## fsm
module fsm(
    input [15:0] dataIn,
    input R_I,
    input reset,
    input clk,
    output reg r_o,
    output reg [1:0] err,
    output [31:0] dataOut,
    output ready
    );
Size: ~6200 cells after synthesis, roughly 870 flip-flops, roughly 55 I/O pins, roughly 0.066 sq mm of cells after synthesis.
==> flow/config.mk <==
export PLATFORM = sky130hd
export DESIGN_NAME = fsm
export DESIGN_NICKNAME = fsm
export VERILOG_FILES = /design/flow/design.v
export SDC_FILE = /design/flow/constraint.sdc
export NUM_CORES = 4
export LEC_CHECK = 0
export CAP_MARGIN = 20
export CORE_MARGIN = 2
export CORE_UTILIZATION = 72
export CTS_CLUSTER_SIZE = 15
export SETUP_SLACK_MARGIN = 1.08
export SLEW_MARGIN = 20
==> flow/constraint.sdc <==
create_clock -name core_clock -period 7.59 [get_ports {clk}]
set_input_delay 1.5180 -clock core_clock [delete_from_list [all_inputs] [get_ports {clk}]]
set_output_delay 1.5180 -clock core_clock [all_outputs]
set_load 0.01 [all_outputs]
run.sh (not shown) runs the stock make flow with config.mk's settings and CLKGATE_MAP_FILE=.
The baseline ran to the end with violations: negative setup slack.
Then changed:
Settings changed: CTS_CLUSTER_SIZE 15 to unset, SETUP_SLACK_MARGIN 1.08 to unset.
Clock period 7.59 ns to 7.97 ns, I/O delays scaled along.
The new run went through all stages and came out clean. Non-clock buffer count fell by 54. Setup slack improved by 0.43 ns. Cell count fell by 0.68%. Die area stays the same. Clock skew rose by 0.015 ns. Global-route usage fell by 1.1 points. Power fell by 6.4%. Final area fell by 1.7%.
Then changed:
Settings changed: CORE_UTILIZATION 72 to 64.
Clock period 7.97 ns to 5.1 ns, I/O delays scaled along.
What happened: Now the flow completed, yet does not pass: negative setup slack; maximum frequency rises by a few percent; hold slack gets worse by 0.016 ns; worst setup slack is worse by 2.7 ns.
Then changed:
Settings changed: CORE_MARGIN 2 to 3, CORE_UTILIZATION 64 to 40, SLEW_MARGIN 20 to 0.
Clock period 5.1 ns to 10.0 ns, I/O delays scaled along.
This time the run went through all stages and came out clean.
Routed wire length shrinks by 1.3%.
Power falls by 51%.
Register-to-register slack improves by 3.5 ns.
Setup slack is better by 3.5 ns.
Clock skew shrinks by 0.020 ns.

* * *

## job 7871
fsm again, from the RTL that the note above started with.
make LEC_CHECK=0 CAP_MARGIN=20 CORE_MARGIN=2 CORE_UTILIZATION=59 SLEW_MARGIN=20 finish   # period 9.17 ns
Job 7871 completed end to end with timing, DRC and antenna clean.
Setup changes, job 7871 to job 2122
# job 7871
export LEC_CHECK = 0
export CAP_MARGIN = 20
export CORE_MARGIN = 2
export CORE_UTILIZATION = 59
export SLEW_MARGIN = 20
create_clock -name core_clock -period 9.17 [get_ports {clk}]
# job 2122
export LEC_CHECK = 0
export CAP_MARGIN = 20
export CORE_MARGIN = 2
export CORE_UTILIZATION = 72
export CTS_CLUSTER_SIZE = 10
export PLACE_DENSITY = 0.37
export SLEW_MARGIN = 20
create_clock -name core_clock -period 6.06 [get_ports {clk}]
==> comparison <==
Job 2122 ran in full, but the layout does not pass; the checks complain about negative setup slack. Job 2122 ends up with a number of global-route vias before repair that is about 12% higher than in job 7871. Job 2122 ends up with higher upper clock frequency limit than job 7871 does. Compared with job 7871, combinational cell area excluding buffers and inverters in job 2122 increased by a few percent. The lower sequential share of layout area of job 7871 and job 2122 is in job 2122. Looking at met2 layer usage reported by global route, job 2122 sits 15 points above job 7871. Diff job 7871 -> job 2122 | utilization | increase of 19 points. Fraction of power consumed by the clock network ends up lower on job 2122. | logic share of the area | job 2122 vs job 7871 | 1.2 points lower |. Minimum hold slack on job 2122 is up relative to job 7871. Compared job 2122 vs job 7871, and routed wire length is up in job 2122.
> inputs changed (job 2122 -> job 4829)
# job 2122
export LEC_CHECK = 0
export CAP_MARGIN = 20
export CORE_MARGIN = 2
export CORE_UTILIZATION = 72
export CTS_CLUSTER_SIZE = 10
export PLACE_DENSITY = 0.37
export SLEW_MARGIN = 20
create_clock -name core_clock -period 6.06 [get_ports {clk}]
# job 4829
export LEC_CHECK = 0
export ABC_AREA = 1
export CAP_MARGIN = 20
export CORE_MARGIN = 2
export CORE_UTILIZATION = 72
export CTS_CLUSTER_DIAMETER = 44
export CTS_CLUSTER_SIZE = 99
export PLACE_DENSITY = 0.35
export SETUP_SLACK_MARGIN = 1.08
export SLEW_MARGIN = 20
create_clock -name core_clock -period 8.11 [get_ports {clk}]
Notes after the runs:
Job 4829: complete, dirty (negative setup slack). Job 4829 ended up with clock as its top power consumer group; job 2122 ended up with registers. In the tables for job 2122 and job 4829, total instance count after detailed placement reads lower with job 2122. Delta (job 4829 minus job 2122): via count went up by about 14%, routed wire length picked up an extra 16%, footprint of the flip-flops and latches saw little to no change. On job 4829: static power due to leakage is 0.0036 uW higher than what job 2122 gave. Comparing job 2122 and job 4829, the lower non-clock buffer count is on job 4829. Going from job 2122 to job 4829, post-synthesis cell type count has decreased; first-pass GRT wire length has increased; final area has decreased. Delta (job 4829 minus job 2122): worst setup slack after layout shows an increase of 0.57 ns, summed instance area of the synthesized netlist shows a reduction of 1.1%.
Relative to job 4829, the following input files were edited for job 9680:
# job 4829
export LEC_CHECK = 0
export ABC_AREA = 1
export CAP_MARGIN = 20
export CORE_MARGIN = 2
export CORE_UTILIZATION = 72
export CTS_CLUSTER_DIAMETER = 44
export CTS_CLUSTER_SIZE = 99
export PLACE_DENSITY = 0.35
export SETUP_SLACK_MARGIN = 1.08
export SLEW_MARGIN = 20
create_clock -name core_clock -period 8.11 [get_ports {clk}]
# job 9680
export LEC_CHECK = 0
export ABC_AREA = 1
export CAP_MARGIN = 20
export CORE_MARGIN = 2
export CORE_UTILIZATION = 68
export SLEW_MARGIN = 20
create_clock -name core_clock -period 13.8 [get_ports {clk}]
Results
Job 9680 | status: complete | timing, DRC, antenna: pass
Total nets after synthesis: job 4829 vs job 9680 identical
Compared with job 4829, in job 9680 placed standard-cell area now smaller; met2 routed wirelength now smaller.
Re hold buffer count at CTS: no difference whatsoever between job 4829 and job 9680.
Sequential share of power up 6.7 points in job 9680 wrt job 4829
Clock group total power for job 9680 is lower than for job 4829.
Compared to job 4829, job 9680 has part of the power in the clock network 2.4 points lower.
diff inputs: job 9680 => job 9839
# job 9680
export LEC_CHECK = 0
export ABC_AREA = 1
export CAP_MARGIN = 20
export CORE_MARGIN = 2
export CORE_UTILIZATION = 68
export SLEW_MARGIN = 20
create_clock -name core_clock -period 13.8 [get_ports {clk}]
# job 9839
export LEC_CHECK = 0
export CAP_MARGIN = 20
export CORE_MARGIN = 2
export CORE_UTILIZATION = 70
export SETUP_SLACK_MARGIN = -0.59
export SLEW_MARGIN = 20
create_clock -name core_clock -period 5.89 [get_ports {clk}]
[summary]
Job 9839 ran in full, but the layout does not pass; the checks complain about negative setup slack. Taking job 9680 as the reference, in job 9839 remaining antenna violation count after routing held; wire length of the first global-routing pass went up; worst setup margin shrank by 6.80 ns; internal power went up; cell count after synthesis down 1,305.
For job 3113, these inputs were changed with respect to job 9839:
# job 9839
export LEC_CHECK = 0
export CAP_MARGIN = 20
export CORE_MARGIN = 2
export CORE_UTILIZATION = 70
export SETUP_SLACK_MARGIN = -0.59
export SLEW_MARGIN = 20
create_clock -name core_clock -period 5.89 [get_ports {clk}]
# job 3113
export LEC_CHECK = 0
export CAP_MARGIN = 20
export CORE_MARGIN = 2
export CORE_UTILIZATION = 71
export CTS_CLUSTER_SIZE = 19
export SLEW_MARGIN = 20
create_clock -name core_clock -period 7.33 [get_ports {clk}]
Results
Job 3113 finished all stages; however, its layout fails the closing checks, the failures being negative setup slack.
Looking at critical-path cell with the highest stage delay, the sky130_fd_sc_hd__or4_4 result is from job 9839; the sky130_fd_sc_hd__fa_2 one comes from job 3113.
Measured against each other, job 9839 and job 3113 differ in final period demand of the worst path, the lower figure coming from job 3113.
[job 3113] met1 layer wirelength in the final routing fell about 0.8% relative to job 9839
Per the comparison of job 3113 with job 9839, clock edge transition at the registers on the reported setup and hold paths held steady, total of plain and repair buffers excluding clock buffers shrank by 305, buffering overhead shrank by 3.0 points, number of clock-tree buffers in the layout grew by 6.
Cmp job 3113 vs job 9839: internal cell power lower in job 3113

* * *

Starting RTL as in the previous note.
clock: 8.14 ns
lec_check: 0
abc_area: 0
cap_margin: 20
core_margin: 2
core_utilization: 71
cts_cluster_diameter: 194
cts_cluster_size: 18
gpl_timing_driven: 1
place_density_lb_addon: 0.04
setup_slack_margin: 2.38
slew_margin: 20
Rerun with:
- ABC_AREA: 0 -> not set
- CORE_UTILIZATION: 71 -> 40
- CTS_CLUSTER_DIAMETER: 194 -> not set
- CTS_CLUSTER_SIZE: 18 -> not set
- GPL_TIMING_DRIVEN: 1 -> not set
- PLACE_DENSITY_LB_ADDON: 0.04 -> not set
- SETUP_SLACK_MARGIN: 2.38 -> not set
- clock period: 8.14 -> 9.17 ns (I/O delays scaled with it)
Effect:
- cell area falls by 1.2%
- worst hold slack hardly moves
- worst setup slack gets better by 27 ps
Rerun with:
- CORE_UTILIZATION: 40 -> 72
- CTS_CLUSTER_DIAMETER: not set -> 373
- CTS_CLUSTER_SIZE: not set -> 10
- clock period: 9.17 -> 6.05 ns (I/O delays scaled with it)
Outcome: Now the flow completed, yet does not pass: setup timing. Total power went up by 54%. Final area went up by 4.0%. Wire length stays flat. Non-clock buffer count went up by 438. First-iteration DRC count went up by 60%. Worst hold slack gets worse by 54 ps. Via count went up by 9.2%. Clock power went up by 41%. Count of clock-buffer cells in the layout went up by 47. Register-to-register slack gets worse by 2400 ps. Synthesized area is unchanged.
Rerun with:
- CTS_CLUSTER_DIAMETER: 373 -> not set
- CTS_CLUSTER_SIZE: 10 -> 90
- PLACE_DENSITY_LB_ADDON: not set -> 0.24
- SETUP_SLACK_MARGIN: not set -> 1.31
- TNS_END_PERCENT: not set -> 5
- clock period: 6.05 -> 9.17 ns (I/O delays scaled with it)
Outcome: This time the run finished clean. Cell count goes down by a few percent. Clock power came out lower by a quarter to a third. Worst setup slack improves by 3100 ps. Critical path depth is lower by 2. Sequential cell count is unchanged. Clock-buffer cell count fell by 54.
Power and IR drop assume default switching activity.
